## flow/design.v

```verilog
`timescale 1ns / 1ps
module bpm_from_interval(
    input [31:0] counter, 			   
	 input wire [7:0] default_bpm,   
    output wire [7:0] counted_bpm   
    );
	assign counted_bpm = (counter < 32'd23529 ) ? 254 :  
								(counter < 32'd23622 ) ? 253 :  
								(counter < 32'd23715 ) ? 252 :  
								(counter < 32'd23809 ) ? 251 : 
								(counter < 32'd23904 ) ? 250 :
								(counter < 32'd24000 ) ? 249 :
								(counter < 32'd24096 ) ? 248 :
								(counter < 32'd24193 ) ? 247 :
								(counter < 32'd24291 ) ? 246 :
								(counter < 32'd24390 ) ? 245 :
								(counter < 32'd24489 ) ? 244 :
								(counter < 32'd24590 ) ? 243 :
								(counter < 32'd24691 ) ? 242 :
								(counter < 32'd24793 ) ? 241 :
								(counter < 32'd24896 ) ? 240 :
								(counter < 32'd25000 ) ? 239 :
								(counter < 32'd25104 ) ? 238 :
								(counter < 32'd25210 ) ? 237 :
								(counter < 32'd25316 ) ? 236 :
								(counter < 32'd25423 ) ? 235 :
								(counter < 32'd25531 ) ? 234 :
								(counter < 32'd25641 ) ? 233 :
								(counter < 32'd25751 ) ? 232 :
								(counter < 32'd25862 ) ? 231 :
								(counter < 32'd25974 ) ? 230 :
								(counter < 32'd26086 ) ? 229 :
								(counter < 32'd26200 ) ? 228 :
								(counter < 32'd26315 ) ? 227 :
								(counter < 32'd26431 ) ? 226 :
								(counter < 32'd26548 ) ? 225 :
								(counter < 32'd26666 ) ? 224 :
								(counter < 32'd26785 ) ? 223 :
								(counter < 32'd26905 ) ? 222 :
								(counter < 32'd27027 ) ? 221 :
								(counter < 32'd27149 ) ? 220 :
								(counter < 32'd27272 ) ? 219 :
								(counter < 32'd27397 ) ? 218 :
								(counter < 32'd27522 ) ? 217 :
								(counter < 32'd27649 ) ? 216 :
								(counter < 32'd27777 ) ? 215 :
								(counter < 32'd27906 ) ? 214 :
								(counter < 32'd28037 ) ? 213 :
								(counter < 32'd28169 ) ? 212 :
								(counter < 32'd28301 ) ? 211 :
								(counter < 32'd28436 ) ? 210 :
								(counter < 32'd28571 ) ? 209 :
								(counter < 32'd28708 ) ? 208 :
								(counter < 32'd28846 ) ? 207 :
								(counter < 32'd28985 ) ? 206 :
								(counter < 32'd29126 ) ? 205 :
								(counter < 32'd29268 ) ? 204 :
								(counter < 32'd29411 ) ? 203 :
								(counter < 32'd29556 ) ? 202 :
								(counter < 32'd29702 ) ? 201 :
								(counter < 32'd29850 ) ? 200 :
								(counter < 32'd30000 ) ? 199 :
								(counter < 32'd30150 ) ? 198 :
								(counter < 32'd30303 ) ? 197 :
								(counter < 32'd30456 ) ? 196 :
								(counter < 32'd30612 ) ? 195 :
								(counter < 32'd30769 ) ? 194 :
								(counter < 32'd30927 ) ? 193 :
								(counter < 32'd31088 ) ? 192 :
								(counter < 32'd31250 ) ? 191 :
								(counter < 32'd31413 ) ? 190 :
								(counter < 32'd31578 ) ? 189 :
								(counter < 32'd31746 ) ? 188 :
								(counter < 32'd31914 ) ? 187 :
								(counter < 32'd32085 ) ? 186 :
								(counter < 32'd32258 ) ? 185 :
								(counter < 32'd32432 ) ? 184 :
								(counter < 32'd32608 ) ? 183 :
								(counter < 32'd32786 ) ? 182 :
								(counter < 32'd32967 ) ? 181 :
								(counter < 32'd33149 ) ? 180 :
								(counter < 32'd33333 ) ? 179 :
								(counter < 32'd33519 ) ? 178 :
								(counter < 32'd33707 ) ? 177 :
								(counter < 32'd33898 ) ? 176 :
								(counter < 32'd34090 ) ? 175 :
								(counter < 32'd34285 ) ? 174 :
								(counter < 32'd34482 ) ? 173 :
								(counter < 32'd34682 ) ? 172 :
								(counter < 32'd34883 ) ? 171 :
								(counter < 32'd35087 ) ? 170 :
								(counter < 32'd35294 ) ? 169 :
								(counter < 32'd35502 ) ? 168 :
								(counter < 32'd35714 ) ? 167 :
								(counter < 32'd35928 ) ? 166 :
								(counter < 32'd36144 ) ? 165 :
								(counter < 32'd36363 ) ? 164 :
								(counter < 32'd36585 ) ? 163 :
								(counter < 32'd36809 ) ? 162 :
								(counter < 32'd37037 ) ? 161 :
								(counter < 32'd37267 ) ? 160 :
								(counter < 32'd37500 ) ? 159 :
								(counter < 32'd37735 ) ? 158 :
								(counter < 32'd37974 ) ? 157 :
								(counter < 32'd38216 ) ? 156 :
								(counter < 32'd38461 ) ? 155 :
								(counter < 32'd38709 ) ? 154 :
								(counter < 32'd38961 ) ? 153 :
								(counter < 32'd39215 ) ? 152 :
								(counter < 32'd39473 ) ? 151 :
								(counter < 32'd39735 ) ? 150 :
								(counter < 32'd40000 ) ? 149 :
								(counter < 32'd40268 ) ? 148 :
								(counter < 32'd40540 ) ? 147 :
								(counter < 32'd40816 ) ? 146 :
								(counter < 32'd41095 ) ? 145 :
								(counter < 32'd41379 ) ? 144 :
								(counter < 32'd41666 ) ? 143 :
								(counter < 32'd41958 ) ? 142 :
								(counter < 32'd42253 ) ? 141 :
								(counter < 32'd42553 ) ? 140 :
								(counter < 32'd42857 ) ? 139 :
								(counter < 32'd43165 ) ? 138 :
								(counter < 32'd43478 ) ? 137 :
								(counter < 32'd43795 ) ? 136 :
								(counter < 32'd44117 ) ? 135 :
								(counter < 32'd44444 ) ? 134 :
								(counter < 32'd44776 ) ? 133 :
								(counter < 32'd45112 ) ? 132 :
								(counter < 32'd45454 ) ? 131 :
								(counter < 32'd45801 ) ? 130 :
								(counter < 32'd46153 ) ? 129 :
								(counter < 32'd46511 ) ? 128 :
								(counter < 32'd46875 ) ? 127 :
								(counter < 32'd47244 ) ? 126 :
								(counter < 32'd47619 ) ? 125 :
								(counter < 32'd48000 ) ? 124 :
								(counter < 32'd48387 ) ? 123 :
								(counter < 32'd48780 ) ? 122 :
								(counter < 32'd49180 ) ? 121 :
								(counter < 32'd49586 ) ? 120 :
								(counter < 32'd50000 ) ? 119 :
								(counter < 32'd50420 ) ? 118 :
								(counter < 32'd50847 ) ? 117 :
								(counter < 32'd51282 ) ? 116 :
								(counter < 32'd51724 ) ? 115 :
								(counter < 32'd52173 ) ? 114 :
								(counter < 32'd52631 ) ? 113 :
								(counter < 32'd53097 ) ? 112 :
								(counter < 32'd53571 ) ? 111 :
								(counter < 32'd54054 ) ? 110 :
								(counter < 32'd54545 ) ? 109 :
								(counter < 32'd55045 ) ? 108 :
								(counter < 32'd55555 ) ? 107 :
								(counter < 32'd56074 ) ? 106 :
								(counter < 32'd56603 ) ? 105 :
								(counter < 32'd57142 ) ? 104 :
								(counter < 32'd57692 ) ? 103 :
								(counter < 32'd58252 ) ? 102 :
								(counter < 32'd58823 ) ? 101 :
								(counter < 32'd59405 ) ? 100 :
								(counter < 32'd60000 ) ? 99 :
								(counter < 32'd60606 ) ? 98 :
								(counter < 32'd61224 ) ? 97 :
								(counter < 32'd61855 ) ? 96 :
								(counter < 32'd62500 ) ? 95 :
								(counter < 32'd63157 ) ? 94 :
								(counter < 32'd63829 ) ? 93 :
								(counter < 32'd64516 ) ? 92 :
								(counter < 32'd65217 ) ? 91 :
								(counter < 32'd65934 ) ? 90 :
								(counter < 32'd66666 ) ? 89 :
								(counter < 32'd67415 ) ? 88 :
								(counter < 32'd68181 ) ? 87 :
								(counter < 32'd68965 ) ? 86 :
								(counter < 32'd69767 ) ? 85 :
								(counter < 32'd70588 ) ? 84 :
								(counter < 32'd71428 ) ? 83 :
								(counter < 32'd72289 ) ? 82 :
								(counter < 32'd73170 ) ? 81 :
								(counter < 32'd74074 ) ? 80 :
								(counter < 32'd75000 ) ? 79 :
								(counter < 32'd75949 ) ? 78 :
								(counter < 32'd76923 ) ? 77 :
								(counter < 32'd77922 ) ? 76 :
								(counter < 32'd78947 ) ? 75 :
								(counter < 32'd80000 ) ? 74 :
								(counter < 32'd81081 ) ? 73 :
								(counter < 32'd82191 ) ? 72 :
								(counter < 32'd83333 ) ? 71 :
								(counter < 32'd84507 ) ? 70 :
								(counter < 32'd85714 ) ? 69 :
								(counter < 32'd86956 ) ? 68 :
								(counter < 32'd88235 ) ? 67 :
								(counter < 32'd89552 ) ? 66 :
								(counter < 32'd90909 ) ? 65 :
								(counter < 32'd92307 ) ? 64 :
								(counter < 32'd93750 ) ? 63 :
								(counter < 32'd95238 ) ? 62 :
								(counter < 32'd96774 ) ? 61 :
								(counter < 32'd98360 ) ? 60 :
								(counter < 32'd100000 ) ? 59 :
								(counter < 32'd101694 ) ? 58 :
								(counter < 32'd103448 ) ? 57 :
								(counter < 32'd105263 ) ? 56 :
								(counter < 32'd107142 ) ? 55 :
								(counter < 32'd109090 ) ? 54 :
								(counter < 32'd111111 ) ? 53 :
								(counter < 32'd113207 ) ? 52 :
								(counter < 32'd115384 ) ? 51 :
								(counter < 32'd117647 ) ? 50 :
								(counter < 32'd120000 ) ? 49 :
								(counter < 32'd122448 ) ? 48 :
								(counter < 32'd125000 ) ? 47 :
								(counter < 32'd127659 ) ? 46 :
								(counter < 32'd130434 ) ? 45 :
								(counter < 32'd133333 ) ? 44 :
								(counter < 32'd136363 ) ? 43 :
								(counter < 32'd139534 ) ? 42 :
								(counter < 32'd142857 ) ? 41 :
								(counter < 32'd146341 ) ? 40 :
								(counter < 32'd150000 ) ? 39 :
								(counter < 32'd153846 ) ? 38 :
								(counter < 32'd157894 ) ? 37 :
								(counter < 32'd162162 ) ? 36 :
								(counter < 32'd166666 ) ? 35 :
								(counter < 32'd171428 ) ? 34 :
								(counter < 32'd176470 ) ? 33 :
								(counter < 32'd181818 ) ? 32 :
								(counter < 32'd187500 ) ? 31 :
								(counter < 32'd193548 ) ? 30 : default_bpm;
endmodule
`timescale 1ns / 1ps
module bpmcalculator(
	 input wire clk,  		 	 	  
	 input wire rst,  		 	 	  
	 input wire tick,  		 	 	  
    input wire beat, 				  
	 input wire [7:0] default_bpm,  
    output wire [7:0] bpm_out  	  
    );
	parameter SMALLEST_ALLOWABLE_INTERVAL = 32'd23529;
	parameter LONGEST_ALLOWABLE_INTERVAL = 32'd200000;
	parameter STARTING_BPM = 8'd80; 
	reg [31:0] counter; 
	wire [7:0] counted_bpm; 
	reg [7:0] buffer[0:3]; 
	reg [1:0] oldest_index; 
	reg [9:0] bpm_sum; 
	reg prev_beat; 
	assign bpm_out = bpm_sum[9:2]; 
	bpm_from_interval bfi (
    .counter(counter), 
    .default_bpm(default_bpm), 
    .counted_bpm(counted_bpm)
    );
	always @(posedge clk) begin 
		if (rst) begin 
		bpm_sum <= STARTING_BPM*4; 
		buffer[0] <= STARTING_BPM; 
		buffer[1] <= STARTING_BPM; 
		buffer[2] <= STARTING_BPM; 
		buffer[3] <= STARTING_BPM; 
		counter <= 0; 
		oldest_index <= 0; 
		prev_beat <= 0; 
		end else if (!tick) begin 
		end else if ((counter > LONGEST_ALLOWABLE_INTERVAL) ||    
			 (beat && ~prev_beat && (counter >= SMALLEST_ALLOWABLE_INTERVAL)))   
		begin 
			bpm_sum <= bpm_sum + ({2'b00, counted_bpm} - {2'b00, buffer[oldest_index]}); 
			buffer[oldest_index] <= counted_bpm; 
			oldest_index <= (oldest_index == 3) ? 2'd0 : oldest_index+2'd1; 
			prev_beat <= 1; 
			counter <= 0; 
		end else begin 
			counter <= counter + 1; 
			prev_beat <= beat; 
		end 
	end
endmodule
`timescale 1ns / 1ps
module beatmaker(
	 input clk,
	 input rst,
    input signed [15:0] accel,
    output reg beat
    );
	reg signed [15:0] prev_accel; 
	always @(posedge clk) begin 
		if (rst) begin
			beat <= 0; 
			prev_accel <= 0; 
		end else if ( (accel > 10000 && prev_accel < 10000) || (accel < 10000 && prev_accel > 10000) ) begin
			beat <= ~beat;
			prev_accel <= accel;
		end else begin
			prev_accel <= accel;
		end
	end
endmodule
module BPM_lut(lookup, scaler);
	input [7:0] lookup;
	output [19:0] scaler;
	assign scaler =(lookup == 8'd1)   ? 10000 :
						(lookup == 8'd2)   ? 5000  :
						(lookup == 8'd3)   ? 3333  :
						(lookup == 8'd4)   ? 2500  :
						(lookup == 8'd5)   ? 2000  :
						(lookup == 8'd6)   ? 1667  :
						(lookup == 8'd7)   ? 1429  :
						(lookup == 8'd8)   ? 1250  :
						(lookup == 8'd9)   ? 1111  :
						(lookup == 8'd10)  ? 1000  :
						(lookup == 8'd11)  ? 909   :
						(lookup == 8'd12)  ? 833   : 
						(lookup == 8'd13)  ? 769   :
						(lookup == 8'd14)  ? 714   : 
						(lookup == 8'd15)  ? 667   :
						(lookup == 8'd16)  ? 625   :
						(lookup == 8'd17)  ? 588 :
						(lookup == 8'd18)  ? 556 :
						(lookup == 8'd19)  ? 526 : 
						(lookup == 8'd20)  ? 500 :
						(lookup == 8'd21)  ? 476 : 
						(lookup == 8'd22)  ? 455 :
						(lookup == 8'd23)  ? 435 :
						(lookup == 8'd24)  ? 417 :
						(lookup == 8'd25)  ? 400 :
						(lookup == 8'd26)  ? 385 :
						(lookup == 8'd27)  ? 370 :
						(lookup == 8'd28)  ? 357 :
						(lookup == 8'd29)  ? 345 :
						(lookup == 8'd30)  ? 333 : 
						(lookup == 8'd31)  ? 323 : 
						(lookup == 8'd32)  ? 313 :
						(lookup == 8'd33)  ? 303 :
						(lookup == 8'd34)  ? 294 :
						(lookup == 8'd35)  ? 286 :
						(lookup == 8'd36)  ? 278 :
						(lookup == 8'd37)  ? 270 :
						(lookup == 8'd38)  ? 263 :
						(lookup == 8'd39)  ? 256 :
						(lookup == 8'd40)  ? 250 :
						(lookup == 8'd41)  ? 244 :
						(lookup == 8'd42)  ? 238 :
						(lookup == 8'd43)  ? 233 :
						(lookup == 8'd44)  ? 227 :
						(lookup == 8'd45)  ? 222 :
						(lookup == 8'd46)  ? 217 :
						(lookup == 8'd47)  ? 213 :
						(lookup == 8'd48)  ? 208 :
						(lookup == 8'd49)  ? 204 :
						(lookup == 8'd50)  ? 200 :
						(lookup == 8'd51)  ? 196 :
						(lookup == 8'd52)  ? 192 : 
						(lookup == 8'd53)  ? 189 :
						(lookup == 8'd54)  ? 185 : 
						(lookup == 8'd55)  ? 182 :
						(lookup == 8'd56)  ? 179 :
						(lookup == 8'd57)  ? 175 : 
						(lookup == 8'd58)  ? 172 :
						(lookup == 8'd59)  ? 169 :
						(lookup == 8'd60)  ? 167 :
						(lookup == 8'd61)  ? 164 :
						(lookup == 8'd62)  ? 161 :
						(lookup == 8'd63)  ? 159 :
						(lookup == 8'd64)  ? 156 :
						(lookup == 8'd65)  ? 154 :
						(lookup == 8'd66)  ? 152 :
						(lookup == 8'd67)  ? 149 :
						(lookup == 8'd68)  ? 147 :
						(lookup == 8'd69)  ? 145 :
						(lookup == 8'd70)  ? 143 :
						(lookup == 8'd71)  ? 141 :
						(lookup == 8'd72)  ? 139 :
						(lookup == 8'd73)  ? 137 :
						(lookup == 8'd74)  ? 135 :
						(lookup == 8'd75)  ? 133 :
						(lookup == 8'd76)  ? 132 :
						(lookup == 8'd77)  ? 130 :
						(lookup == 8'd78)  ? 128 :
						(lookup == 8'd79)  ? 127 :
						(lookup == 8'd80)  ? 125 :
						(lookup == 8'd81)  ? 123 :
						(lookup == 8'd82)  ? 122 :
						(lookup == 8'd83)  ? 120 :
						(lookup == 8'd84)  ? 119 :
						(lookup == 8'd85)  ? 118 :
						(lookup == 8'd86)  ? 116 :
						(lookup == 8'd87)  ? 115 :
						(lookup == 8'd88)  ? 114 :
						(lookup == 8'd89)  ? 112 :
						(lookup == 8'd90)  ? 111 :
						(lookup == 8'd91)  ? 110 :
						(lookup == 8'd92)  ? 109 :
						(lookup == 8'd93)  ? 108 :
						(lookup == 8'd94)  ? 106 :
						(lookup == 8'd95)  ? 105 :
						(lookup == 8'd96)  ? 104 : 
						(lookup == 8'd97)  ? 103 :
						(lookup == 8'd98)  ? 102 :
						(lookup == 8'd99)  ? 101 :
						(lookup == 8'd100) ? 100 :
						(lookup == 8'd101) ? 99 : 
						(lookup == 8'd102) ? 98 :
						(lookup == 8'd103) ? 97 :
						(lookup == 8'd104) ? 96 :
						(lookup == 8'd105) ? 95 :
						(lookup == 8'd106) ? 94 :
						(lookup == 8'd107) ? 93 :
						(lookup == 8'd108) ? 93 :
						(lookup == 8'd109) ? 92 :
						(lookup == 8'd110) ? 91 :
						(lookup == 8'd111) ? 90 :
						(lookup == 8'd112) ? 89 :
						(lookup == 8'd113) ? 89 :
						(lookup == 8'd114) ? 88 :
						(lookup == 8'd115) ? 87 :
						(lookup == 8'd116) ? 86 :
						(lookup == 8'd117) ? 85 :
						(lookup == 8'd118) ? 85 :
						(lookup == 8'd119) ? 84 :
						(lookup == 8'd120) ? 83 :
						(lookup == 8'd121) ? 83 :
						(lookup == 8'd122) ? 82 :
						(lookup == 8'd123) ? 81 :
						(lookup == 8'd124) ? 81 :
						(lookup == 8'd125) ? 80 :
						(lookup == 8'd126) ? 79 :
						(lookup == 8'd127) ? 79 :
						(lookup == 8'd128) ? 78 :
						(lookup == 8'd129) ? 78 :
						(lookup == 8'd130) ? 77 :
						(lookup == 8'd131) ? 76 :
						(lookup == 8'd132) ? 76 :
						(lookup == 8'd133) ? 75 :
						(lookup == 8'd134) ? 75 :
						(lookup == 8'd135) ? 74 :
						(lookup == 8'd136) ? 74 :
						(lookup == 8'd137) ? 73 :
						(lookup == 8'd138) ? 72 :
						(lookup == 8'd139) ? 72 : 
						(lookup == 8'd140) ? 71 :
						(lookup == 8'd141) ? 71 :
						(lookup == 8'd142) ? 70 :
						(lookup == 8'd143) ? 70 :
						(lookup == 8'd144) ? 69 :
						(lookup == 8'd145) ? 69 :
						(lookup == 8'd146) ? 68 :
						(lookup == 8'd147) ? 68 :
						(lookup == 8'd148) ? 68 :
						(lookup == 8'd149) ? 67 :
						(lookup == 8'd150) ? 67 :
						(lookup == 8'd151) ? 66 :
						(lookup == 8'd152) ? 66 :
						(lookup == 8'd153) ? 65 :
						(lookup == 8'd154) ? 65 :
						(lookup == 8'd155) ? 65 :
						(lookup == 8'd156) ? 64 :
						(lookup == 8'd157) ? 64 :
						(lookup == 8'd158) ? 63 :
						(lookup == 8'd159) ? 63 :
						(lookup == 8'd160) ? 63 :
						(lookup == 8'd161) ? 62 :
						(lookup == 8'd162) ? 62 :
						(lookup == 8'd163) ? 61 :
						(lookup == 8'd164) ? 61 :
						(lookup == 8'd165) ? 61 : 
						(lookup == 8'd166) ? 60 :
						(lookup == 8'd167) ? 60 :
						(lookup == 8'd168) ? 60 :
						(lookup == 8'd169) ? 59 :
						(lookup == 8'd170) ? 59 :
						(lookup == 8'd171) ? 58 :
						(lookup == 8'd172) ? 58 :
						(lookup == 8'd173) ? 58 :
						(lookup == 8'd174) ? 57 :
						(lookup == 8'd175) ? 57 :
						(lookup == 8'd176) ? 57 :
						(lookup == 8'd177) ? 57 :
						(lookup == 8'd178) ? 56 :
						(lookup == 8'd179) ? 56 :
						(lookup == 8'd180) ? 56 :
						(lookup == 8'd181) ? 55 :
						(lookup == 8'd182) ? 55 :
						(lookup == 8'd183) ? 55 :
						(lookup == 8'd184) ? 54 :
						(lookup == 8'd185) ? 54 :
						(lookup == 8'd186) ? 54 :
						(lookup == 8'd187) ? 53 :
						(lookup == 8'd188) ? 53 :
						(lookup == 8'd189) ? 53 :
						(lookup == 8'd190) ? 53 :
						(lookup == 8'd191) ? 52 :
						(lookup == 8'd192) ? 52 :
						(lookup == 8'd193) ? 52 :
						(lookup == 8'd194) ? 52 :
						(lookup == 8'd195) ? 51 : 
						(lookup == 8'd196) ? 51 :
						(lookup == 8'd197) ? 51 :
						(lookup == 8'd198) ? 51 :
						(lookup == 8'd199) ? 50 :
						(lookup == 8'd200) ? 50 :
						(lookup == 8'd201) ? 50 :
						(lookup == 8'd202) ? 50 :
						(lookup == 8'd203) ? 49 :
						(lookup == 8'd204) ? 49 :
						(lookup == 8'd205) ? 49 :
						(lookup == 8'd206) ? 49 :
						(lookup == 8'd207) ? 48 :
						(lookup == 8'd208) ? 48 :
						(lookup == 8'd209) ? 48 :
						(lookup == 8'd210) ? 48 :
						(lookup == 8'd211) ? 47 :
						(lookup == 8'd212) ? 47 :
						(lookup == 8'd213) ? 47 :
						(lookup == 8'd214) ? 47 :
						(lookup == 8'd215) ? 47 :
						(lookup == 8'd216) ? 46 :
						(lookup == 8'd217) ? 46 :
						(lookup == 8'd218) ? 46 :
						(lookup == 8'd219) ? 46 :
						(lookup == 8'd220) ? 45 :
						(lookup == 8'd221) ? 45 : 
						(lookup == 8'd222) ? 45 :
						(lookup == 8'd223) ? 45 :
						(lookup == 8'd224) ? 45 :
						(lookup == 8'd225) ? 44 :
						(lookup == 8'd226) ? 44 :
						(lookup == 8'd227) ? 44 :
						(lookup == 8'd228) ? 44 :
						(lookup == 8'd229) ? 44 :
						(lookup == 8'd230) ? 43 :
						(lookup == 8'd231) ? 43 :
						(lookup == 8'd232) ? 43 :
						(lookup == 8'd233) ? 43 :
						(lookup == 8'd234) ? 43 :
						(lookup == 8'd235) ? 43 :
						(lookup == 8'd236) ? 42 :
						(lookup == 8'd237) ? 42 :
						(lookup == 8'd238) ? 42 :
						(lookup == 8'd239) ? 42 :
						(lookup == 8'd240) ? 42 :
						(lookup == 8'd241) ? 41 :
						(lookup == 8'd242) ? 41 :
						(lookup == 8'd243) ? 41 :
						(lookup == 8'd244) ? 41 :
						(lookup == 8'd245) ? 41 :
						(lookup == 8'd246) ? 41 :
						(lookup == 8'd247) ? 40 :
						(lookup == 8'd248) ? 40 : 
						(lookup == 8'd249) ? 40 :
						(lookup == 8'd250) ? 40 :
						(lookup == 8'd251) ? 40 :
						(lookup == 8'd252) ? 40 :
						(lookup == 8'd253) ? 40 :
						(lookup == 8'd254) ? 39 :
						(lookup == 8'd255) ? 39 :
						  20'hFFFFF;
endmodule
module BPM_prescaler(CLK, RST, TICK, BPM, slowCLK, slowRise);
	input CLK;
	input RST;
	input TICK;	 
	output slowRise;	 
	input [7:0] BPM;
	output reg slowCLK;
	wire [19:0] scaler;
	BPM_lut U1 (BPM, scaler);
	reg [19:0] counter;  
	wire [19:0] counter_inc = counter + 20'd1;
	assign slowRise = !RST && TICK && !slowCLK && (counter_inc >= scaler/2);
	always @ (posedge CLK) begin
		if (RST) begin
			counter <= 0;
			slowCLK <= 0;
		end else if (TICK) begin
		counter <= counter_inc;
		if (counter_inc >= scaler/2) begin
			counter <= 0;
			slowCLK <= ~slowCLK;
		end
		end
	end
endmodule
module  duration_lut (input [3:0] lookup, output [15:0] duration);
	parameter
		BREVE     			= 16'd48000,		 
		SEMIBREVE			= 16'd24000,		 
		DOTTED_MINIM		= 16'd18000,		 
		MINIM					= 16'd12000,		 
		DOTTED_CROTCHET	= 16'd9000,			 
		CROTCHET 			= 16'd6000,			 
		DOTTED_QUAVER 		= 16'd4500,			 
		QUAVER  				= 16'd3000,			 
		TUPLET				= 16'd2000,			 
		SEMIQUAVER			= 16'd1500,			 
		UNDEF					= 16'd1000;			 
	assign duration = (lookup == 4'd1)  ? SEMIQUAVER 	   :
						   (lookup == 4'd2)  ? TUPLET			   :
							(lookup == 4'd3)  ? QUAVER			   :
							(lookup == 4'd4)  ? DOTTED_QUAVER   :
							(lookup == 4'd5)  ? CROTCHET		   :
							(lookup == 4'd6)  ? DOTTED_CROTCHET :
							(lookup == 4'd7)  ? MINIM			   :
							(lookup == 4'd8)  ? DOTTED_MINIM	   :
							(lookup == 4'd9)  ? SEMIBREVE		   :
							(lookup == 4'd10) ? BREVE			   :
							    UNDEF			   ;
endmodule
module timing_controller (CLK, RST, TICK, BPM, MODE, NOTE, START, EN, DONE);
	input 				 CLK; 	 
	input 				 RST; 	 
	input 				 TICK; 	 
	input [1:0]		   MODE;		 
	input [3:0]			NOTE;		 
	input 			  START;     
	input [7:0] 	 	 BPM;		 
	output reg 			  EN;		 
	wire [15:0]	  DURATION;		 
	output reg 			DONE;		 
	reg [15:0] counter;
	parameter
		NORMAL   = 2'b00,
		STACCATO = 2'b01,
		SLURRED  = 2'b10,
		BPM_COMM = 2'b11;
	duration_lut dur_lut_blk (NOTE[3:0],  DURATION);
	wire slowCLK, slowRise;
	BPM_prescaler bpm_pre_blk (CLK, RST, TICK, BPM, slowCLK, slowRise);
	always @ (posedge CLK) begin
		if (RST) begin
			EN 	  <= 1;
			counter <= 0;
			DONE 	  <= 0;
		end else if (slowRise && START) begin
			DONE <= 0;
			counter <= counter + 1;
			case (MODE) 
				NORMAL  : begin if (counter <= DURATION/128*125) EN <= 1; else EN <= 0; end
				STACCATO: begin if (counter <= DURATION/128*102) EN <= 1; else EN <= 0; end
				SLURRED : begin if (counter <= DURATION)         EN <= 1; end
			endcase
			if (counter == DURATION) begin
				counter <= 0;
				DONE <= 1;
			end
		end
	end
endmodule
module sin_lut (input [5:0] lookup, output [7:0] value);
	assign value = (lookup == 6'd0)  ? 128 :
						(lookup == 6'd1)  ? 140 :
						(lookup == 6'd2)  ? 152 :
						(lookup == 6'd3)  ? 165 :
						(lookup == 6'd4)  ? 176 :
						(lookup == 6'd5)  ? 188 :
						(lookup == 6'd6)  ? 198 :
						(lookup == 6'd7)  ? 208 :
						(lookup == 6'd8)  ? 218 :
						(lookup == 6'd9)  ? 226 :
						(lookup == 6'd10) ? 234 :
						(lookup == 6'd11) ? 240 :
						(lookup == 6'd12) ? 245 :
						(lookup == 6'd13) ? 250 :
						(lookup == 6'd14) ? 253 :
						(lookup == 6'd15) ? 254 :
						(lookup == 6'd16) ? 255 :
						(lookup == 6'd17) ? 254 :
						(lookup == 6'd18) ? 253 :
						(lookup == 6'd19) ? 250 :
						(lookup == 6'd20) ? 245 :
						(lookup == 6'd21) ? 240 :
						(lookup == 6'd22) ? 234 :
						(lookup == 6'd23) ? 226 :
						(lookup == 6'd24) ? 218 :
						(lookup == 6'd25) ? 208 :
						(lookup == 6'd26) ? 198 :
						(lookup == 6'd27) ? 188 :
						(lookup == 6'd28) ? 176 : 
						(lookup == 6'd29) ? 165 : 
						(lookup == 6'd30) ? 152 :
						(lookup == 6'd31) ? 140 :
						(lookup == 6'd32) ? 128 :
						(lookup == 6'd33) ? 115 :
						(lookup == 6'd34) ? 103 :
						(lookup == 6'd35) ? 90  :
						(lookup == 6'd36) ? 79  :
						(lookup == 6'd37) ? 67  :
						(lookup == 6'd38) ? 57  : 
						(lookup == 6'd39) ? 47  :
						(lookup == 6'd40) ? 37  :
						(lookup == 6'd41) ? 29  :
						(lookup == 6'd42) ? 21  :
						(lookup == 6'd43) ? 15  :
						(lookup == 6'd44) ? 10  :
						(lookup == 6'd45) ? 5   :
						(lookup == 6'd46) ? 2   :
						(lookup == 6'd47) ? 1   :
						(lookup == 6'd48) ? 0   :
						(lookup == 6'd49) ? 1   :
						(lookup == 6'd50) ? 2   : 
						(lookup == 6'd51) ? 5   :
						(lookup == 6'd52) ? 10  :
						(lookup == 6'd53) ? 15  :
						(lookup == 6'd54) ? 21  :
						(lookup == 6'd55) ? 29  :
						(lookup == 6'd56) ? 37  :
						(lookup == 6'd57) ? 47  :
						(lookup == 6'd58) ? 57  :
						(lookup == 6'd59) ? 67  :
						(lookup == 6'd60) ? 79  : 
						(lookup == 6'd61) ? 90  : 
						(lookup == 6'd62) ? 103 :
						(lookup == 6'd63) ? 115 :
						  0  ;
endmodule
module tone_lut64 (input [5:0] tone, output [13:0] sixty_fourth_period);
	parameter
				REST= 14'd1000,	 
				C3  = 14'd11945,
				C3S = 14'd11275,
				D3  = 14'd10642,
				D3S = 14'd10045,
				E3  = 14'd9481,
				F3  = 14'd8949,
				F3S = 14'd8446,
				G3  = 14'd7972,
				G3S = 14'd7525,
				A3  = 14'd7103,
				A3S = 14'd6704,
				B3  = 14'd6328,
				C4  = 14'd5973,
				C4S = 14'd5638,
				D4  = 14'd5321,
				D4S = 14'd5022,
				E4  = 14'd4741,
				F4  = 14'd4475,
				F4S = 14'd4223,
				G4  = 14'd3986,
				G4S = 14'd3763,
				A4  = 14'd3552,
				A4S = 14'd3352,
				B4  = 14'd3164,
				C5  = 14'd2987,
				C5S = 14'd2819,
				D5  = 14'd2661,
				D5S = 14'd2511,
				E5  = 14'd2370,
				F5  = 14'd2237,
				F5S = 14'd2112,
				G5  = 14'd1993,
				G5S = 14'd1882,
				A5  = 14'd1776,
				A5S = 14'd1676,
				B5  = 14'd1582,
				C6  = 14'd1493,
				C6S = 14'd1410,
				D6  = 14'd1331,
				D6S = 14'd1256,
				E6  = 14'd1185,
				F6  = 14'd1119,
				F6S = 14'd1056,
				G6  = 14'd997,
				G6S = 14'd941,
				A6  = 14'd888,
				A6S = 14'd838,
				B6  = 14'd791;
	assign sixty_fourth_period =
										(tone == 6'd0)  ? REST:
									   (tone == 6'd1)  ? C3  :
									   (tone == 6'd2)  ? C3S :
									   (tone == 6'd3)  ? D3  :
										(tone == 6'd4)  ? D3S :
										(tone == 6'd5)  ? E3  :
										(tone == 6'd6)  ? F3  :
										(tone == 6'd7)  ? F3S :
										(tone == 6'd8)  ? G3  :
										(tone == 6'd9)  ? G3S :
										(tone == 6'd10)  ? A3  :
										(tone == 6'd11) ? A3S :
										(tone == 6'd12) ? B3  :
										(tone == 6'd13) ? C4  :
										(tone == 6'd14) ? C4S :
										(tone == 6'd15) ? D4  :
										(tone == 6'd16) ? D4S :
										(tone == 6'd17) ? E4  :
										(tone == 6'd18) ? F4  :
										(tone == 6'd19) ? F4S :
										(tone == 6'd20) ? G4  :
										(tone == 6'd21) ? G4S :
										(tone == 6'd22) ? A4  :
										(tone == 6'd23) ? A4S :
										(tone == 6'd24) ? B4  :
										(tone == 6'd25) ? C5  :
										(tone == 6'd26) ? C5S :
										(tone == 6'd27) ? D5  :
										(tone == 6'd28) ? D5S :
										(tone == 6'd29) ? E5  :
										(tone == 6'd30) ? F5  :
										(tone == 6'd31) ? F5S :
										(tone == 6'd32) ? G5  :
										(tone == 6'd33) ? G5S :
										(tone == 6'd34) ? A5  :
										(tone == 6'd35) ? A5S :
										(tone == 6'd36) ? B5  :
										(tone == 6'd37) ? C6  :
										(tone == 6'd38) ? C6S :
										(tone == 6'd39) ? D6  :
										(tone == 6'd40) ? D6S :
										(tone == 6'd41) ? E6  :
										(tone == 6'd42) ? F6  :
										(tone == 6'd43) ? F6S :
										(tone == 6'd44) ? G6  :
										(tone == 6'd45) ? G6S :
										(tone == 6'd46) ? A6  :
										(tone == 6'd47) ? A6S :
										(tone == 6'd48) ? B6  :
										   0 ;
endmodule
module pwm (input CLK, input RST, input [7:0] duty, input [3:0] VOL, output P);
	reg [11:0] counter;
	reg [11:0] latched_comp;
	assign P = (counter[11:0] < latched_comp) ? 1 : 0;
	always @ (posedge CLK) begin
		if (RST) begin
		counter <= 0;
		latched_comp <= 0;
		end else begin
		counter <= counter + 1;
		if (counter == 12'hFFF) begin
			latched_comp <= VOL*duty;
		end
		end
	end	
endmodule
module tone(CLK, RST, TONE, EN, VOL, P);
	input 				 CLK;		 
	input 				 RST;		 
	input 		[5:0] TONE; 	 
	input					  EN;		 
	input			[3:0]  VOL;		 
	output 					P;		 
	reg [5:0] lookup_value;		 
	wire [13:0] 	 period;			 
	wire [7:0] 	  duty_cmp;
	reg [13:0] 		counter;			 
	parameter TONE_MAX = 6'd48;
	pwm pwm_block (CLK, RST, duty_cmp, VOL, P);
	tone_lut64 tone_lut_block (TONE, period);
	sin_lut sin_lut_block (lookup_value, duty_cmp);
	parameter counter_max = 14'd11945;
	always @(posedge CLK) begin
		if (RST) begin
			counter <= 0;
			lookup_value <= 0;
		end else if (EN && (VOL != 4'h0) && (TONE != 6'd0 && TONE <= TONE_MAX)) begin
			counter <= counter + 1;
			if (counter > counter_max) counter <= 0;
			if (counter >= period) begin
				counter <= 14'd0;
				lookup_value <= lookup_value + 1;
			end	
		end
	end
endmodule
module byte_to_BCD(input [7:0] bin, output reg [11:0] BCD);
   reg [19:0] shift;
   integer i;
   always @(*)
   begin
      shift[19:8] = 0;
      shift[7:0] = bin;
      for (i=0; i<8; i=i+1) begin
         if (shift[11:8] >= 5)
            shift[11:8] = shift[11:8] + 3;
         if (shift[15:12] >= 5)
            shift[15:12] = shift[15:12] + 3;
         if (shift[19:16] >= 5)
            shift[19:16] = shift[19:16] + 3;
         shift = shift << 1;
      end
		BCD[11:0] = shift[19:8];
   end
endmodule
module bcdtoseg(nLT, nRBI, A3, A2, A1, A0, nBI,
				nRBO, nA, nB, nC, nD, nE, nF, nG);
	input  nLT, nRBI, A3, A2, A1, A0, nBI;
	output nRBO, nA, nB, nC, nD, nE, nF, nG;
	wire  [3:0] SEGIN;
	reg   [6:0] nSEGOUT;
	assign   SEGIN[3] = A3;
	assign   SEGIN[2] = A2;
	assign   SEGIN[1] = A1;
	assign   SEGIN[0] = A0;
	assign   nA = nSEGOUT[6];
	assign   nB = nSEGOUT[5];
	assign   nC = nSEGOUT[4];
	assign   nD = nSEGOUT[3];
	assign   nE = nSEGOUT[2];
	assign   nF = nSEGOUT[1];
	assign   nG = nSEGOUT[0];
	assign nRBO = ~(~nBI || (~nRBI && (SEGIN == 4'd0) && nLT));
	always @ (nRBO or nLT or SEGIN) begin
		if (~nRBO) begin
			nSEGOUT = ~7'b0000000; 
		end else if (~nLT) begin
			nSEGOUT = ~7'b1111111; 
		end else begin 
			case (SEGIN)
				4'd0:     nSEGOUT = ~7'b1111110; 
				4'd1:     nSEGOUT = ~7'b0110000;
				4'd2:     nSEGOUT = ~7'b1101101;
				4'd3:     nSEGOUT = ~7'b1111001;
				4'd4:     nSEGOUT = ~7'b0110011;
				4'd5:     nSEGOUT = ~7'b1011011;
				4'd6:     nSEGOUT = ~7'b1011111;
				4'd7:     nSEGOUT = ~7'b1110000;
				4'd8:     nSEGOUT = ~7'b1111111;
				4'd9:     nSEGOUT = ~7'b1111011;
				4'hF:		 nSEGOUT = ~7'b1100111;	 
				default:  nSEGOUT = ~7'b0000000;
			endcase
		end
	end
endmodule
module display(CLK, RST, BPM, PLAY, SEGA, SEGD);
	input 			CLK;		 
	input 			RST;		 
	input [7:0]		BPM;		 
	input 		  PLAY;		 
	output reg [3:0] 	SEGA; 		 
	output [7:0] 	SEGD; 		    
	wire [11:0] BCD;
	reg [3:0]			CURRENT_DIG; 
	byte_to_BCD btb_blk (BPM, BCD);
	bcdtoseg seg_disp_blk (1'b1, 1'b1, CURRENT_DIG[3], CURRENT_DIG[2], CURRENT_DIG[1], CURRENT_DIG[0], 1'b1,  
				, SEGD[7], SEGD[6], SEGD[5], SEGD[4], SEGD[3], SEGD[2], SEGD[1]);
	assign SEGD[0] = 1;
	reg [16:0] waveCount;
	wire [16:0] waveNext = waveCount + 17'd1;
	parameter
		KHZ_WAVE = 17'd100000,  
		DISP_D0  = ~4'b0001,
		DISP_D1  = ~4'b0010,
		DISP_D2  = ~4'b0100,
		DISP_D3  = ~4'b1000,
		DISP_OFF = ~4'b0000;
	always @(posedge CLK) begin
		if (RST) begin
		waveCount <= 0;
		SEGA <= ~4'h0;
		CURRENT_DIG[3:0] <= 4'h0;
		end else begin
		waveCount <= waveNext;
	if (waveNext < KHZ_WAVE/4) begin
			if (~PLAY)  begin
				SEGA <= DISP_D0;
				CURRENT_DIG <= 4'hF;
			end else begin
				SEGA <= DISP_OFF;
				CURRENT_DIG <= 4'd0;
			end
		end else if (waveNext < KHZ_WAVE/2) begin
			SEGA <= DISP_D1;
			CURRENT_DIG <= BCD[11:8];
		end else if (waveNext < KHZ_WAVE*3/4) begin
			SEGA <= DISP_D2;
			CURRENT_DIG <= BCD[7:4];
		end else if (waveNext < KHZ_WAVE)begin
			SEGA <= DISP_D3;
			CURRENT_DIG <= BCD[3:0];		
		end else 
			waveCount <= 0;
		end
	end
endmodule
`timescale 1ns / 1ps
module double_thermometer(
    input signed [15:0] accel,
    output wire [7:0] out
    );
	 assign out = 	(accel == 16'd0)     ? 8'b00011000 :
						(accel < -16'd24576) ? 8'b10000000 : 
						(accel < -16'd16384) ? 8'b01000000 : 
						(accel < -16'd8192 ) ? 8'b00100000 : 
						(accel <  16'd0    ) ? 8'b00010000 : 
						(accel <  16'd8192 ) ? 8'b00001000 : 
						(accel <  16'd16384) ? 8'b00000100 : 
						(accel <  16'd24576) ? 8'b00000010 : 8'b00000001;
endmodule
`timescale 1ns / 1ps
module audio_core(
	input clk,          
	input rst,          
	input tick,         
	input tick_1m,      
	input [15:0] accel_z,     
	input accel_valid,        
	output wire beat,   
	output [7:0] LED,   
	input PB_PLY, 	     
	input [3:0]  VOL,	  
	output P,		     
	output [3:0] SEGA,  
	output [7:0] SEGD,  
	output [7:0] BPM,   
	input [15:0] DATA,	  
	output note_req,      
	output song_end       
	);
	parameter
		NORMAL   = 2'b00,
		STACCATO = 2'b01,
		SLURRED  = 2'b10,
		BPM_COMM = 2'b11;
	reg [15:0] accel_out;        
	wire  [1:0] MODE;    
	wire  [3:0] NOTE;	   
	wire  [5:0] TONE;	   
	wire        DONE;   
	wire 	  END_SONG;
	wire 			  EN;
	reg PLAY;
	wire [7:0] DEFAULT_BPM = 8'd80;  
	reg LATCH_PB_PLY;      
	always @(posedge clk) begin
		if (rst) begin
			PLAY <= 0;
			LATCH_PB_PLY <= 0;
		end else begin
			if (PB_PLY && ~LATCH_PB_PLY)
				PLAY <= ~PLAY;
			LATCH_PB_PLY <= PB_PLY;
		end
	end
	always @ (posedge clk) begin
		if (rst)
			accel_out <= 0;
		else if (accel_valid)
			accel_out <= accel_z; 
	end
	assign MODE 	 = (DATA[15:14] == BPM_COMM) ? NORMAL :  DATA[15:14];
	assign NOTE 	 = (DATA[15:14] == BPM_COMM) ? 4'b0	 :  DATA[3:0];
	assign TONE 	 = DATA[13:8];
	assign END_SONG = PLAY && (DATA[15:14] == BPM_COMM) && (DATA[7:0] == 0);
	assign song_end = END_SONG;
	assign note_req = DONE & PLAY;
	double_thermometer LED_display (
		.accel(accel_out), 
		.out(LED)
		);
	beatmaker bm (
		 .clk(clk), 
		 .rst(rst),
		 .accel(accel_out), 
		 .beat(beat)
		 );
	bpmcalculator bpmcalc (
		.clk(clk), 
		.rst(rst),
		.tick(tick),
		.beat(beat), 
		.default_bpm(DEFAULT_BPM),
		.bpm_out(BPM)
	);
	timing_controller timing_ctrl_blk (clk, rst, tick_1m, BPM, MODE, NOTE, PLAY, EN, DONE);
	display  disp_blk (clk, rst, BPM, PLAY, SEGA, SEGD);
	tone     tone_blk (clk, rst, TONE, EN & PLAY ,VOL, P);
endmodule
```

## flow/run.sh

```bash
#!/bin/bash
# the make line also repeats each setting of config.mk as NAME=value (left out here)
make -C /OpenROAD-flow-scripts/flow DESIGN_CONFIG=/design/flow/config.mk WORK_HOME=/design/flow/orfs CLKGATE_MAP_FILE= finish
```

## flow/config.mk

```make
export PLATFORM = sky130hd
export DESIGN_NAME = audio_core
export DESIGN_NICKNAME = audio_core
export VERILOG_FILES = /design/flow/design.v
export SDC_FILE = /design/flow/constraint.sdc
export NUM_CORES = 4
export LEC_CHECK = 0
export CAP_MARGIN = 20
export CORE_MARGIN = 2
export CORE_UTILIZATION = 45
export PLACE_DENSITY = 0.55
export SLEW_MARGIN = 20
```

## flow/constraint.sdc

```tcl
create_clock -name core_clock -period 5.15 [get_ports {clk}]
set_input_delay 1.0300 -clock core_clock [delete_from_list [all_inputs] [get_ports {clk}]]
set_output_delay 1.0300 -clock core_clock [all_outputs]
set_load 0.01 [all_outputs]
```

==> qor.yml, run 1 <==
status: "failed layout checks"
check-failures: "negative setup slack"
dr.first_iter.drc_count: 5715
synth.distinct_cells: 112
root_buffer: "clkbuf_16"
dr_total_vias: 39000
yosysWarnings: 10
syn_avg_cell_area_um2: 7.15
pwr-share-clk: 0.338
slew_headroom: 0.184
syn_to_final_growth_pct: 50.6
fp_util: 0.455
clk_pin_slew_worst_paths_ns: 0.08
yosys.area.top_type: "dfxtp_1"
drcViolationCount: 0
nets: 5277
topCellsByArea: "dfxtp_1 (14%), ha_1 (9.9%), a21oi_1 (6.5%)"
log.warning_count: 56
r2r-start: "bpmcalc.counter[2]"
clock_skew_ns: 0.0432
top_cell_area_share: 0.140
irDropWorstVdd_mv: 0.271
clk_latency_ns: 0.60
wl_um: 157000
cts_tree: "built"
ys_cells: 3930
htree_levels: 1
synth.mux.area_fraction: 0.0229
hold_viol: 0
slew_viol_final: 0
die_y_um: 254
synthCells: 3930
yosys_area_um2: 28100
core_um2: 61700
critPathTopFamily: "AND-OR/OR-AND gates"
path_max_fanout: 15
ys_sh_xor: 0.0405
hold_ws_ns: 0.490
pg_comb_uw: 2110
final_cell_area_um2: 42300
crit_slowest_cell: "o41ai_4"
nFillCells: 4761
crit_path_frequent_cell: "a21oi_2"
worstHoldPathType: "flip-flop to flip-flop"
slowest_delay_ns: 0.62
synth_top_cell_by_count: "nor2_1"
holdPathStages: 2
rsz0062_at_grt: "true"
reg2reg_depth: 29
wl_per_cell_um: 27.0
rows: 91
max_cap_viol_count: 0
die_w_um: 254
top_cells_by_count: "nor2_1 (410), a21oi_1 (367), o21ai_0 (340)"
met3_usage: 0.123
power_frac_comb: 0.349
numCtsBuffers: 25
switching_share: 0.333
internal-power_uw: 4030
placement.cell_area_um2: 37100
cts_sinks: 229
grt_max_degree: 56
syn_area_um2: 28100
boundaryPins: 74
synth-adder-area-share: 0.135
grt_usage: 0.447
worstPathArrival_ns: 6.99
end_kind: "flip-flop"
top_usage_layer: "met2"
p_seq_frac: 0.313
ys_seq_share: 0.174
power_leakage_uw: 0.0180
crit_buf_inv: 5
avgViaCountPerCell: 6.71
drt-pass1-iter-count: 10
finalWeightedCongestion: 1.15
utilization: 0.686
hp-start: "bpmcalc.prev_beat"
dp_hpwl_um: 109000
min_to: "bpmcalc.prev_beat"
netlist_logic_family_top: "AND-OR/OR-AND gates"
crit_end: "bpmcalc.bpm_sum[9]"
grt_overflow: 0
antenna_left: 0
antenna_found_initial: 11
required_ns: 5.69
pg_clk_uw: 2040
tightest_slew_ns: 1.22
die-area_um2: 64500
worstSetupPathType: "flip-flop to flip-flop"
period_needed_ns: 6.45
r2r_slack_ns: -1.30
port_buffers: 70
compound_area_frac: 0.311
grt_first_pass_wirelength_um: 223000
switching_power_uw: 2010
ctsLongestPathBuffers: 3
pg_seq_uw: 1890
fmax_mhz: 155
gr-usage-met1: 0.528
synth-main-ff-cell: "dfxtp_1"
yosys.area_share.simple: 0.247
powerDensity_nw_per_um2: 143
synth-edff-count: 32
met2_usage: 0.705
first_global_vias: 37500
power-top-group: "combinational cells"
startpoint_type: "flip-flop"
cp.depth: 29
finalSetupViolCount: 58
async_flop_share: 0
fin_ws_ns: -1.30
synth_flops: 229
finalCritPeriodShare: 1.25
r2r-end: "bpmcalc.bpm_sum[9]"
crit_start: "bpmcalc.counter[2]"
## repair_timing
item                       CTS  global route
gates resized              462           261
pin swaps                  180           161
setup endpoints to repair   60           164
cloned                       7             4
hold buffers                 0             0
setup buffers              143            50
## metal layers
metal / share of wire / wire, um / vias to the layer above
met1: 0.36 / 55900 / 18100
met3: 0.12 / 19400 / 1140
met2: 0.42 / 66300 / 3249
met5: 0.00057 / 90 / -
li1: - / - / 16500
met4: 0.097 / 15300 / 12
## cell type report
type | instances | area, um^2 | share of cell area
Tap cell | 837 | 1050 | 0.0247
Clock buffer | 33 | 718 | 0.0170
Inverter | 191 | 758 | 0.0179
Antenna cell | 3 | 7.51 | 0.000177
Multi-Input combinational cell | 3215 | 23900 | 0.565
Timing Repair Buffer | 1300 | 10700 | 0.254
Sequential cell | 229 | 4960 | 0.117
Clock inverter | 12 | 173 | 0.00408
## metrics by stage
stage,std cells,total power (uW),setup slack (ns),TNS [ns]
finish,5820,6030,-1.30,-17.37
global route,5818,6280,-1.41,-24.35
CTS,5780,5670,-0.853,-4.27
detailed placement,5599,3590,-2.11,-25.07
global placement,5599,3530,-2.13,-20.57
floorplan,3931,2960,-1.10,-3.41
==> inputs of run 2 (changes only) <==
Settings changed: ABC_AREA set to 1, CORE_ASPECT_RATIO set to 0.5, CORE_UTILIZATION 45 to 72, CTS_CLUSTER_DIAMETER set to 390, CTS_CLUSTER_SIZE set to 99, PLACE_DENSITY 0.55 to 0.86.
Clock period 5.15 ns to 4.81 ns, I/O delays scaled along.
==> run 2 against run 1 <==
- the run now fails in detailed placement (3_5_place_dp)
- synthesized area fell by 4.7%
- synthesized cell count rose by 11%
- die area fell by 40%
==> qor.yml, run 2 <==
rows: 49
yosys.area_share.simple: 0.305
finalWeightedCongestion: 1.63
topCellsByArea: "dfxtp_1 (15%), nand2_1 (12%), ha_1 (10%)"
async_flop_share: 0
yosys.area.top_type: "dfxtp_1"
synth-main-ff-cell: "dfxtp_1"
compound_area_frac: 0.220
status: "aborted with a tool error"
synth_top_cell_by_count: "nand2_1"
synth_flops: 229
syn_area_um2: 26800
boundaryPins: 74
fp_util: 0.738
die-area_um2: 38900
yosys_area_um2: 26800
ys_sh_xor: 0.0301
synth-edff-count: 32
die_y_um: 140
top_cells_by_count: "nand2_1 (890), inv_1 (665), nor2_1 (625)"
synth.distinct_cells: 66
synth.mux.area_fraction: 0
top_cell_area_share: 0.147
syn_avg_cell_area_um2: 6.13
netlist_logic_family_top: "simple AND/OR/NAND/NOR gates"
yosysWarnings: 10
ys_cells: 4371
failed_stage: "detailed placement (3_5_place_dp)"
die_w_um: 277
synth-adder-area-share: 0.142
core_um2: 36300
ys_seq_share: 0.183
port_buffers: 70
error: "[ERROR DPL-0038] Utilization greater than 100%, impossible to legalize"
synthCells: 4371
==> run 2: per-stage QoR <==
stage	TNS [ns]	cells	hold slack [ns]
floorplan	-144.19	4372	0.413
global placement	-218.14	5925	0.424
==> inputs of run 3 (changes only) <==
Settings changed: ABC_AREA 1 to not set, CORE_ASPECT_RATIO 0.5 to not set, CORE_UTILIZATION 72 to 64, CTS_CLUSTER_DIAMETER 390 to not set, CTS_CLUSTER_SIZE 99 to not set, PLACE_DENSITY 0.86 to not set.
Clock period 4.81 ns to 4.8 ns, I/O delays scaled along.
==> run 3 against run 2 <==
- the run fails in global routing (5_1_grt)
- synthesized area increased by 4.9%
- die area is 17% higher
- synthesized cell count fell by 10%
==> qor.yml, run 3 <==
compound_area_frac: 0.311
async_flop_share: 0
synth-main-ff-cell: "dfxtp_1"
netlist_logic_family_top: "AND-OR/OR-AND gates"
yosysWarnings: 10
grt_usage: 0.782
synth-edff-count: 32
ys_sh_xor: 0.0405
yosys.area_share.simple: 0.247
synth.distinct_cells: 112
ys_cells: 3930
ctsLongestPathBuffers: 3
place_ws_ns: -2.67
synth_flops: 229
root_buffer: "clkbuf_16"
failed_stage: "global routing (5_1_grt)"
grt_overflow: 309
port_buffers: 70
fp_util: 0.651
cts_sinks: 229
finalWeightedCongestion: 1.45
yosys_area_um2: 28100
htree_levels: 1
syn_avg_cell_area_um2: 7.15
synth-adder-area-share: 0.135
die-area_um2: 45600
synth_top_cell_by_count: "nor2_1"
ctsHoldBuffers: 0
yosys.area.top_type: "dfxtp_1"
status: "aborted with a tool error"
top_cells_by_count: "nor2_1 (410), a21oi_1 (367), o21ai_0 (340)"
dp_hpwl_um: 93500
synth.mux.area_fraction: 0.0229
topCellsByArea: "dfxtp_1 (14%), ha_1 (9.9%), a21oi_1 (6.5%)"
synthCells: 3930
top_cell_area_share: 0.140
numCtsBuffers: 26
ys_seq_share: 0.174
core_um2: 43200
die_y_um: 214
rows: 76
syn_area_um2: 28100
error: "[ERROR GRT-0116] Global routing finished with congestion. Check the congestion regions in the DRC Viewer."
boundaryPins: 74
die_w_um: 214
run 3: timing repair:
action                     CTS
setup endpoints to repair   72
cloned                       4
gates resized              460
pin swaps                  187
setup buffers              105
run 3: layer usage:
metal / GRT overflow / global-route usage
met4: 107 / 0.732
met3: 29 / 0.666
met1: 12 / 0.782
met2: 160 / 0.937
met5: 1 / 0.383
run 3: metrics by stage:
| stage | cell area [um^2] | instances |
|---|---|---|
| after detailed placement | 36800 | 5333 |
| after global placement | 36800 | 5333 |
| after floorplan | 28700 | 3931 |
| after CTS | 39900 | 5468 |
==> inputs of run 4 (changes only) <==
Settings changed: CORE_UTILIZATION 64 to 43, HOLD_SLACK_MARGIN set to 0.28, PLACE_DENSITY set to 0.55, SETUP_SLACK_MARGIN set to -0.93.
Clock period 4.8 ns to 10.0 ns, I/O delays scaled along.
==> run 4 against run 3 <==
- the run now finishes clean
- die area rose by 48%
- synthesized area did not move
- synthesized cell count did not move
==> qor.yml, run 4 <==
status: "no timing/DRC/antenna violations"
clk_latency_ns: 0.58
powerDensity_nw_per_um2: 91.6
topCellsByArea: "dfxtp_1 (14%), ha_1 (9.9%), a21oi_1 (6.5%)"
synth-adder-area-share: 0.135
synth.mux.area_fraction: 0.0229
synth_flops: 229
worstSetupPathType: "primary input to flip-flop"
core_um2: 64600
netlist_logic_family_top: "AND-OR/OR-AND gates"
compound_area_frac: 0.311
r2r_slack_ns: 1.94
ys_seq_share: 0.174
flop_area_um2: 4910
clock_skew_ns: 0.0143
die_y_um: 260
placement.cell_area_um2: 29500
synth_top_cell_by_count: "nor2_1"
die-area_um2: 67400
cp.depth: 27
power_leakage_uw: 0.0118
hold_viol: 0
dr_total_vias: 31200
drt-pass1-iter-count: 10
log.warning_count: 53
synth-main-ff-cell: "dfxtp_1"
reg2reg_depth: 28
dpl.cell_count: 4658
hp-start: "tone_blk.pwm_block.latched_comp[7]"
p_seq_frac: 0.348
post_cts_buffers: 0
finalSetupViolCount: 0
finalWeightedCongestion: 1.12
holdPathStages: 2
grt_usage: 0.344
wl_um: 120000
top_cell_area_share: 0.140
dr.first_iter.drc_count: 4552
fp_util: 0.435
fin_setup_tns_ns: 0
top_cells_by_count: "nor2_1 (410), a21oi_1 (367), o21ai_0 (340)"
switching_share: 0.306
crit_slowest_cell: "clkdlybuf4s50_1"
synth-edff-count: 32
pg_comb_uw: 699
nets: 4149
rsz0062_at_grt: "false"
nFillCells: 6664
grt_max_degree: 69
antenna_found_initial: 3
end_kind: "flip-flop"
ctsLongestPathBuffers: 3
grt_first_pass_wirelength_um: 181000
fmax_mhz: 119
syn_to_final_growth_pct: 8.50
max_cap_viol_count: 0
switching_power_uw: 854
ctsHoldBuffers: 0
tightest_slew_ns: 1.33
synthCells: 3930
rows: 93
grt_overflow: 0
finalCritPeriodShare: 0.842
syn_area_um2: 28100
root_buffer: "clkbuf_16"
startpoint_type: "primary input"
cts_tree: "built"
required_ns: 10.49
utilization: 0.472
power-top-group: "clock"
pwr-share-clk: 0.401
min_to: "tone_blk.pwm_block.latched_comp[7]"
path_max_fanout: 10
yosys.area.top_type: "dfxtp_1"
clk_pin_slew_worst_paths_ns: 0.06
wl_per_cell_um: 25.5
dp_hpwl_um: 88100
worstPathArrival_ns: 8.91
numCtsBuffers: 29
critPathTopFamily: "adder cells"
antenna_left: 0
slowest_delay_ns: 0.58
r2r-start: "bpmcalc.counter[1]"
ys_sh_xor: 0.0405
period_needed_ns: 8.42
place_ws_ns: 0.987
synth.distinct_cells: 112
pg_clk_uw: 1120
crit_start: "DATA[0]"
r2r-end: "bpmcalc.bpm_sum[9]"
avgViaCountPerCell: 6.62
worstHoldPathType: "flip-flop to flip-flop"
first_global_vias: 29000
irDropWorstVdd_mv: 0.117
crit_buf_inv: 4
comb_area_um2: 21300
htree_levels: 1
yosys_area_um2: 28100
boundaryPins: 74
cts-resized-gates: 0
async_flop_share: 0
slew_headroom: 0.115
internal-power_uw: 1940
syn_avg_cell_area_um2: 7.15
pg_seq_uw: 973
fin_ws_ns: 1.58
final_cell_area_um2: 30500
drcViolationCount: 0
slew_viol_final: 0
yosys.area_share.simple: 0.247
port_buffers: 70
yosysWarnings: 10
crit_end: "timing_ctrl_blk.EN"
power_frac_comb: 0.250
die_w_um: 260
cts_sinks: 229
instances_no_fill: 4714
ys_cells: 3930
-- run 4: layout make-up --
type,count,area share
Clock buffer,42,0.0274
Inverter,191,0.0237
Clock inverter,12,0.00619
Tap cell,855,0.0351
Timing Repair Buffer,168,0.0473
Multi-Input combinational cell,3215,0.699
Antenna cell,2,0.000164
Sequential cell,229,0.161
-- run 4: per-layer routing --
layer	GRT usage	vias up	part of all wire
met4	0.173	6	0.063
met3	0.0954	482	0.11
met1	0.456	14600	0.42
li1	-	14300	-
met2	0.510	1842	0.41
met5	0.00997	-	0.00097
-- run 4: per-stage QoR --
step                hold WS, ns  total power [uW]
finish                    0.474              2790
global route              0.495              2960
CTS                       0.474              2830
detailed placement        0.464              1690
global placement          0.444              1690
floorplan                 0.425              1510
==> inputs of run 5 (changes only) <==
Settings changed: CORE_UTILIZATION 43 to 40, HOLD_SLACK_MARGIN 0.28 to not set, SETUP_SLACK_MARGIN -0.93 to not set.
Clock period 10.0 ns to 5.25 ns, I/O delays scaled along.
==> run 5 against run 4 <==
- now fails the layout checks on negative setup slack
- first-iteration DRC count down 16%
- largest cell class unchanged
- largest power group unchanged
- non-clock buffer count up 1083
- highest routed layer unchanged
- clock power up 91%
- sequential cell count unchanged
- critical endpoint unchanged
- die area up 7.4%
- combinational power rose to 2.7 times the previous value
==> qor.yml, run 5 <==
power_frac_comb: 0.323
holdPathStages: 1
irDropWorstVdd_mv: 0.295
r2r_slack_ns: -0.55
rows: 97
pg_seq_uw: 1850
compound_area_frac: 0.311
pg_comb_uw: 1900
synth.distinct_cells: 112
die_y_um: 269
status: "failed layout checks"
die-area_um2: 72400
grt_usage: 0.372
ys_cells: 3930
die_w_um: 269
tightest_slew_ns: 1.10
power_leakage_uw: 0.0176
dp_hpwl_um: 110000
synth_top_cell_by_count: "nor2_1"
min_to: "tone_blk.pwm_block.counter[0]"
num_antenna_cells: 0
synth-adder-area-share: 0.135
syn_avg_cell_area_um2: 7.15
worstSetupPathType: "primary input to flip-flop"
switching_share: 0.306
cts_sinks: 229
cp.depth: 29
port_buffers: 70
yosys.area.top_type: "dfxtp_1"
hold_ws_ns: 0.473
required_ns: 5.73
max_cap_viol_count: 0
period_needed_ns: 6.04
ctsLongestPathBuffers: 3
drcViolationCount: 0
r2r-end: "bpmcalc.bpm_sum[9]"
crit_buf_inv: 5
top_cell_area_share: 0.140
wl_per_cell_um: 23.6
placement.cell_area_um2: 37400
slew_headroom: 0.268
fp_util: 0.403
end_kind: "flip-flop"
crit_start: "DATA[0]"
crit_slowest_cell: "fa_1"
log.warning_count: 56
clock_skew_ns: 0.0245
syn_area_um2: 28100
finalWeightedCongestion: 1.08
yosys_area_um2: 28100
antenna_left: 0
powerDensity_nw_per_um2: 142
clk_pin_slew_worst_paths_ns: 0.06
finalSetupViolCount: 13
htree_levels: 1
fin_ws_ns: -0.791
ys_seq_share: 0.174
pg_clk_uw: 2140
top_cells_by_count: "nor2_1 (410), a21oi_1 (367), o21ai_0 (340)"
path_max_fanout: 6
synth-main-ff-cell: "dfxtp_1"
crit_path_frequent_cell: "a21oi_2"
pwr-share-clk: 0.364
critPathTopFamily: "adder cells"
first_global_vias: 33500
numCtsBuffers: 28
worstHoldPathType: "flip-flop to flip-flop"
check-failures: "negative setup slack"
nFillCells: 6500
switching_power_uw: 1800
startpoint_type: "primary input"
p_seq_frac: 0.314
fmax_mhz: 166
dr.first_iter.drc_count: 3830
syn_to_final_growth_pct: 47.4
ys_sh_xor: 0.0405
clk_latency_ns: 0.59
core_um2: 69800
comb_area_um2: 23300
synthCells: 3930
synth_flops: 229
nets: 5231
synth.mux.area_fraction: 0.0229
grt_overflow: 0
boundaryPins: 74
final_cell_area_um2: 41400
grt_first_pass_wirelength_um: 206000
yosysWarnings: 10
power-top-group: "clock"
slew_viol_final: 0
avgViaCountPerCell: 6.00
hp-start: "tone_blk.pwm_block.counter[0]"
drt-pass1-iter-count: 5
finalCritPeriodShare: 1.15
ctsHoldBuffers: 0
r2r-start: "bpmcalc.counter[6]"
antenna_found_initial: 3
slowest_delay_ns: 0.57
dr_total_vias: 35200
internal-power_uw: 4090
cts_tree: "built"
rsz0062_at_grt: "true"
hold_viol: 0
flop_area_um2: 4950
root_buffer: "clkbuf_16"
synth-edff-count: 32
yosys.area_share.simple: 0.247
reg2reg_depth: 27
netlist_logic_family_top: "AND-OR/OR-AND gates"
async_flop_share: 0
grt_max_degree: 68
topCellsByArea: "dfxtp_1 (14%), ha_1 (9.9%), a21oi_1 (6.5%)"
crit_end: "timing_ctrl_blk.EN"
wl_um: 139000
worstPathArrival_ns: 6.52
==> run 5: area by class of cell <==
class	count	share of cell area
Timing Repair Buffer	1251	0.248
Tap cell	940	0.0284
Multi-Input combinational cell	3215	0.562
Inverter	191	0.0179
Clock inverter	15	0.00631
Sequential cell	229	0.119
Clock buffer	37	0.0184
==> run 5: what timing repair did <==
action                     in CTS  in global routing
gates cloned                    3                  1
setup endpoints to repair      58                 58
setup buffers                  77                 34
pin swaps                     168                180
resized                       336                228
==> run 5: through the flow <==
stage / TNS [ns] / total power (uW) / util / setup slack [ns] / cells
6_report: -3.57 / 5890 / 0.594 / -0.791 / 5878
5_1_grt: -7.32 / 6220 / 0.594 / -0.997 / 5878
4_1_cts: -2.89 / 5790 / 0.577 / -0.798 / 5850
3_5_place_dp: -12.21 / 3510 / 0.537 / -2.01 / 5724
3_3_place_gp: -16.31 / 3500 / 0.537 / -1.89 / 5724
2_1_floorplan: -2.52 / 2900 / - / -1.02 / 3931
==> run 5: metal layers <==
layer  track usage  up-vias  part of all wire
li1              -    16400                 -
met2         0.596     1663              0.44
met5             0        -          0.000072
met4         0.195        2             0.063
met1         0.484    16700              0.42
met3        0.0531      419             0.078
==> inputs of run 6 (changes only) <==
Settings changed: CORE_UTILIZATION 40 to 35.
Clock period 5.25 ns to 8.64 ns, I/O delays scaled along.
==> run 6 against run 5 <==
- register-to-register slack gained 1.8 ns
- sequential power shrank 39%
- the run now finishes clean
- die area rose by 14%
- first-iteration DRC count decreased by 1.1%
- count of clock-buffer cells in the layout down 3
- clock power down 43%
- critical endpoint unchanged
- routed wire length fell by 8.6%
- global-route usage fell by 7.2 points
- highest routed layer unchanged
- synthesized cell count stayed put
- critical path depth decreased by 2
- core utilization decreased by 20 points
==> qor.yml, run 6 <==
met2_usage: 0.463
synth-adder-area-share: 0.135
path_max_fanout: 8
dr.first_iter.drc_count: 3787
status: "no timing/DRC/antenna violations"
finalWeightedCongestion: 1.08
nets: 4190
r2r-end: "bpmcalc.bpm_sum[9]"
end_kind: "flip-flop"
dpl.cell_count: 4895
htree_levels: 1
die_y_um: 287
r2r-start: "bpmcalc.counter[6]"
ys_cells: 3930
log.warning_count: 53
dp_hpwl_um: 93800
fp_util: 0.355
pg_comb_uw: 823
wl_um: 127000
slew_viol_final: 0
async_flop_share: 0
synth.distinct_cells: 112
holdPathStages: 2
internal-power_uw: 2170
yosys.area_share.simple: 0.247
hp-start: "tone_blk.pwm_block.latched_comp[7]"
grt_first_pass_wirelength_um: 191000
switching_share: 0.315
cts_sinks: 229
fin_setup_tns_ns: 0
power_leakage_uw: 0.0120
min_to: "tone_blk.pwm_block.latched_comp[7]"
required_ns: 9.14
worstPathArrival_ns: 8.27
clock_skew_ns: 0.0241
pg_clk_uw: 1220
comb_area_um2: 21300
ys_seq_share: 0.174
post_cts_buffers: 0
irDropWorstVdd_mv: 0.109
grt_overflow: 0
yosys_area_um2: 28100
cp.depth: 27
r2r_slack_ns: 1.21
synth-main-ff-cell: "dfxtp_1"
rsz0062_at_grt: "false"
antenna_left: 0
synth.mux.area_fraction: 0.0229
p_seq_frac: 0.355
grt_max_degree: 72
drt-pass1-iter-count: 7
rows: 103
utilization: 0.392
top_cell_area_share: 0.140
hold_ws_ns: 0.468
ys_sh_xor: 0.0405
top_usage_layer: "met2"
power.total_uw: 3170
die-area_um2: 82600
finalCritPeriodShare: 0.899
hold_viol: 0
tightest_slew_ns: 1.14
crit_slowest_cell: "clkdlybuf4s50_1"
syn_area_um2: 28100
pg_seq_uw: 1130
yosysWarnings: 10
flop_area_um2: 4910
drcViolationCount: 0
instances_no_fill: 4951
critPathTopFamily: "adder cells"
first_global_vias: 29500
yosys.area.top_type: "dfxtp_1"
max_cap_viol_count: 0
syn_to_final_growth_pct: 10.4
synth_top_cell_by_count: "nor2_1"
slew_headroom: 0.234
power_frac_comb: 0.259
cts_tree: "built"
synth-edff-count: 32
slowest_delay_ns: 0.56
nFillCells: 8507
crit_start: "DATA[1]"
compound_area_frac: 0.311
synth_flops: 229
worstHoldPathType: "flip-flop to flip-flop"
switching_power_uw: 1000
wl_per_cell_um: 25.7
worstSetupPathType: "primary input to flip-flop"
power-top-group: "clock"
ctsLongestPathBuffers: 3
grt_usage: 0.300
numCtsBuffers: 28
finalSetupViolCount: 0
core_um2: 79300
dr_total_vias: 31200
powerDensity_nw_per_um2: 102
topCellsByArea: "dfxtp_1 (14%), ha_1 (9.9%), a21oi_1 (6.5%)"
root_buffer: "clkbuf_16"
gr-usage-met1: 0.385
avgViaCountPerCell: 6.29
syn_avg_cell_area_um2: 7.15
crit_buf_inv: 3
startpoint_type: "primary input"
crit_end: "timing_ctrl_blk.EN"
netlist_logic_family_top: "AND-OR/OR-AND gates"
synthCells: 3930
boundaryPins: 74
ctsHoldBuffers: 0
pwr-share-clk: 0.386
clk_latency_ns: 0.59
antenna_found_initial: 7
cts-resized-gates: 0
top_cells_by_count: "nor2_1 (410), a21oi_1 (367), o21ai_0 (340)"
clk_pin_slew_worst_paths_ns: 0.06
die_w_um: 287
met3_usage: 0.0658
port_buffers: 70
reg2reg_depth: 28
period_needed_ns: 7.77
fmax_mhz: 129
## run 6: cell type report
| class | instances | share of cell area |
|---|---|---|
| Antenna cell | 4 | 0.000323 |
| Clock buffer | 34 | 0.0243 |
| Clock inverter | 18 | 0.00681 |
| Inverter | 191 | 0.0233 |
| Multi-Input combinational cell | 3215 | 0.688 |
| Sequential cell | 229 | 0.158 |
| Tap cell | 1050 | 0.0423 |
| Timing Repair Buffer | 210 | 0.0570 |
## run 6: per-stage QoR
| stage | setup slack [ns] | cell area (um^2) |
|---|---|---|
| 2_1_floorplan | 1.07 | 28100 |
| 3_3_place_gp | 0.328 | 30000 |
| 3_5_place_dp | 0.310 | 30100 |
| 4_1_cts | 0.901 | 31000 |
| 5_1_grt | 0.188 | 31000 |
| 6_report | 0.869 | 31000 |
## run 6: per-layer routing
metal | vias to the layer above | part of all wire
li1 | 14300 | -
met1 | 14700 | 0.41
met2 | 1695 | 0.43
met3 | 440 | 0.094
met4 | 8 | 0.070
met5 | - | 0.00051
Power is estimated from default activity; no workload was simulated.
